== v51 ==
## DMAC
module DMAC #(
    parameter AXI_ID_WD   = 2,
    parameter AXI_DATA_WD = 32,
    parameter AXI_ADDR_WD = 32,
    parameter AXI_STRB_WD = 4
)(
    input                      AXI_ACLK,
    input                      AXI_ARESETN,    
    input                      cmd_valid,
    input  [AXI_ADDR_WD-1 : 0] cmd_addr,
    input  [AXI_ID_WD-1   : 0] cmd_id,
    input  [1 : 0]             cmd_burst,
    input  [2 : 0]             cmd_size,
    input  [AXI_ADDR_WD-1 : 0] cmd_len,
    output                     cmd_ready,
    output                     cmd_abort,
    output [AXI_ADDR_WD-1 : 0] AXI_AWADDR,
    output [AXI_ID_WD-1   : 0] AXI_AWID,
    output [1 : 0]             AXI_AWBURST,
    output [2 : 0]             AXI_AWSIZE,
    output [7 : 0]             AXI_AWLEN,
    output                     AXI_AWVALID,
    input                      AXI_AWREADY,
    output [AXI_DATA_WD-1 : 0] AXI_WDATA,
    output [AXI_STRB_WD-1 : 0] AXI_WSTRB,
    output                     AXI_WLAST,
    output                     AXI_WVALID,
    input                      AXI_WREADY,
    input  [AXI_ID_WD-1   : 0] AXI_BID,
    input  [1 : 0]             AXI_BRESP,
    input                      AXI_BVALID,
    output                     AXI_BREADY,
    output [AXI_ADDR_WD-1 : 0] AXI_ARADDR,
    output [AXI_ID_WD-1   : 0] AXI_ARID,
    output [1 : 0]             AXI_ARBURST,
    output [2 : 0]             AXI_ARSIZE,
    output [7 : 0]             AXI_ARLEN,
    output                     AXI_ARVALID,
    input                      AXI_ARREADY,
    input  [AXI_DATA_WD-1 : 0] AXI_RDATA,
    input                      AXI_RLAST,
    input  [AXI_ID_WD-1   : 0] AXI_RID,
    input  [1 : 0]             AXI_RRESP,
    input                      AXI_RVALID,
    output                     AXI_RREADY
);
export LEC_CHECK = 0
export ABC_AREA = 1
export CAP_MARGIN = 0
export CORE_MARGIN = 2
export CORE_UTILIZATION = 70
export CTS_CLUSTER_DIAMETER = 30
export CTS_CLUSTER_SIZE = 58
export HOLD_SLACK_MARGIN = 0.3
export MAX_ROUTING_LAYER = met5
export MIN_ROUTING_LAYER = met1
export PLACE_DENSITY_LB_ADDON = 0.28
export SLEW_MARGIN = 20
export TNS_END_PERCENT = 80
create_clock -name core_clock -period 3.63 [get_ports {AXI_ACLK}]
run.sh (not shown) runs the stock make flow with config.mk's settings and CLKGATE_MAP_FILE=.
Edits applied to the flow inputs when going from v51 to v34:
==> flow/config.mk <==
export PLATFORM = sky130hd
export DESIGN_NAME = DMAC
export DESIGN_NICKNAME = DMAC
export VERILOG_FILES = /design/flow/design.v
export SDC_FILE = /design/flow/constraint.sdc
export NUM_CORES = 4
export LEC_CHECK = 0
export ABC_AREA = 0
export CAP_MARGIN = 0
export CORE_MARGIN = 2
export CORE_UTILIZATION = 72
export CTS_CLUSTER_DIAMETER = 43
export CTS_CLUSTER_SIZE = 58
export MAX_ROUTING_LAYER = met5
export MIN_ROUTING_LAYER = met1
export PLACE_DENSITY_LB_ADDON = 0.25
export SETUP_SLACK_MARGIN = 0.51
export SLEW_MARGIN = 20
export TNS_END_PERCENT = 80
==> flow/constraint.sdc <==
create_clock -name core_clock -period 3.34 [get_ports {AXI_ACLK}]
set_input_delay 0.6680 -clock core_clock [delete_from_list [all_inputs] [get_ports {AXI_ACLK}]]
set_output_delay 0.6680 -clock core_clock [all_outputs]
set_load 0.01 [all_outputs]
Results
Taking v51 as the reference point, the die boundary width of v34 falls by about 6.5%.
Chip area in the Yosys report, v34 and v51: smaller value in v34
Placeable core area (v51 / v34): 1.15
Compared to v51, v34 was floorplanned on a smaller die.
v34 terminated abnormally: 5_1_grt reported GRT-0232.
Of v34 and v51, the run reporting the lower fraction of the mapped netlist area in compound gates was v34.
When the final numbers for v34 and v51 were put side by side, the core utilization at floorplan turned out to be greater in v34.
v51 has higher synthesized netlist net count than v34.
Synthesized cell count: v34 < v51
diff inputs: v34 => v14
==> flow/config.mk <==
export PLATFORM = sky130hd
export DESIGN_NAME = DMAC
export DESIGN_NICKNAME = DMAC
export VERILOG_FILES = /design/flow/design.v
export SDC_FILE = /design/flow/constraint.sdc
export NUM_CORES = 4
export LEC_CHECK = 0
export CAP_MARGIN = 20
export CORE_MARGIN = 2
export CORE_UTILIZATION = 68
export CTS_CLUSTER_SIZE = 37
export SLEW_MARGIN = 20
==> flow/constraint.sdc <==
create_clock -name core_clock -period 2.94 [get_ports {AXI_ACLK}]
set_input_delay 0.5880 -clock core_clock [delete_from_list [all_inputs] [get_ports {AXI_ACLK}]]
set_output_delay 0.5880 -clock core_clock [all_outputs]
set_load 0.01 [all_outputs]
==> comparison <==
v14: complete, dirty (setup timing). Number of clock buffers inserted by TritonCTS for v14: about 10% down relative to v34. From v14 to v34, total cell area reported by yosys after synthesis did not move at all. Sort v14 and v34 by post-cts sizing count, descending, and v34 comes first. Between v34 and v14, the multiplexer fraction of the synthesized cell area figures differ only marginally.
The inputs of v10 differ from those of v14 as listed below.
diff --git a/flow/config.mk b/flow/config.mk
--- a/flow/config.mk
+++ b/flow/config.mk
@@ -9,4 +9,3 @@
 export CORE_MARGIN = 2
-export CORE_UTILIZATION = 68
-export CTS_CLUSTER_SIZE = 37
+export CORE_UTILIZATION = 65
 export SLEW_MARGIN = 20
==> flow/constraint.sdc <==
create_clock -name core_clock -period 3.47 [get_ports {AXI_ACLK}]
set_input_delay 0.6940 -clock core_clock [delete_from_list [all_inputs] [get_ports {AXI_ACLK}]]
set_output_delay 0.6940 -clock core_clock [all_outputs]
set_load 0.01 [all_outputs]
Results
- v10 had finished all stages when the layout checks came back failing, citing setup timing.
- On v10: met2 usage in global routing is 14 points lower than what v14 gave.
- v14 ended up with more cell instances than v10 did.
- Against v14, v10 comes in 6.0% lower on cell area.
- There was hardly any difference in later-pin clock latency in the skew report between v14 and v10.
Input-level comparison between v43 and v10:
diff --git a/flow/config.mk b/flow/config.mk
--- a/flow/config.mk
+++ b/flow/config.mk
@@ -9,3 +9,5 @@
 export CORE_MARGIN = 2
-export CORE_UTILIZATION = 65
+export CORE_UTILIZATION = 70
+export CTS_CLUSTER_SIZE = 37
+export SETUP_SLACK_MARGIN = -0.26
 export SLEW_MARGIN = 20
==> flow/constraint.sdc <==
create_clock -name core_clock -period 2.63 [get_ports {AXI_ACLK}]
set_input_delay 0.5260 -clock core_clock [delete_from_list [all_inputs] [get_ports {AXI_ACLK}]]
set_output_delay 0.5260 -clock core_clock [all_outputs]
set_load 0.01 [all_outputs]
## What came out
- 5_1_grt: v43 exited with error
- v43 vs. v10: row count went down by 4.9%.
- CTS buffer count ends up higher on v10.
- On die area, v43 does better than v10.
- Against v10 as the reference, v43 delivers a lower die outline height.
Setup changes, v43 to v30
diff --git a/flow/config.mk b/flow/config.mk
--- a/flow/config.mk
+++ b/flow/config.mk
@@ -7,7 +7,10 @@
 export LEC_CHECK = 0
+export ABC_AREA = 1
 export CAP_MARGIN = 20
 export CORE_MARGIN = 2
-export CORE_UTILIZATION = 70
-export CTS_CLUSTER_SIZE = 37
-export SETUP_SLACK_MARGIN = -0.26
+export CORE_UTILIZATION = 72
+export CTS_CLUSTER_DIAMETER = 358
+export CTS_CLUSTER_SIZE = 95
+export PLACE_DENSITY = 0.37
 export SLEW_MARGIN = 20
+export TNS_END_PERCENT = 15
==> comparison <==
5_1_grt: v30 exited with error. Vertical die dimension for v30 is higher than for v43. HPWL after detailed placement on v30 is up relative to v43. The final estimated routing congestion in global placement of v30 exceeds that of v43 by about 12%. Looking at effective utilization at floorplan, v30 sits 1.4 points higher than v43 does. Taking v30 over v43, the post-CTS setup repair buffer count ratio works out to 0.63. Area after synthesis (v30 / v43): 1.11. Diff v43 and v30: x dimension of the die higher in v30. Die size: v30 exceeds v43. When the final numbers for v43 and v30 were put side by side, the multiplexer area fraction after synthesis turned out to be smaller in v30. v30 vs v43: net count of the mapped netlist up by more than a quarter.
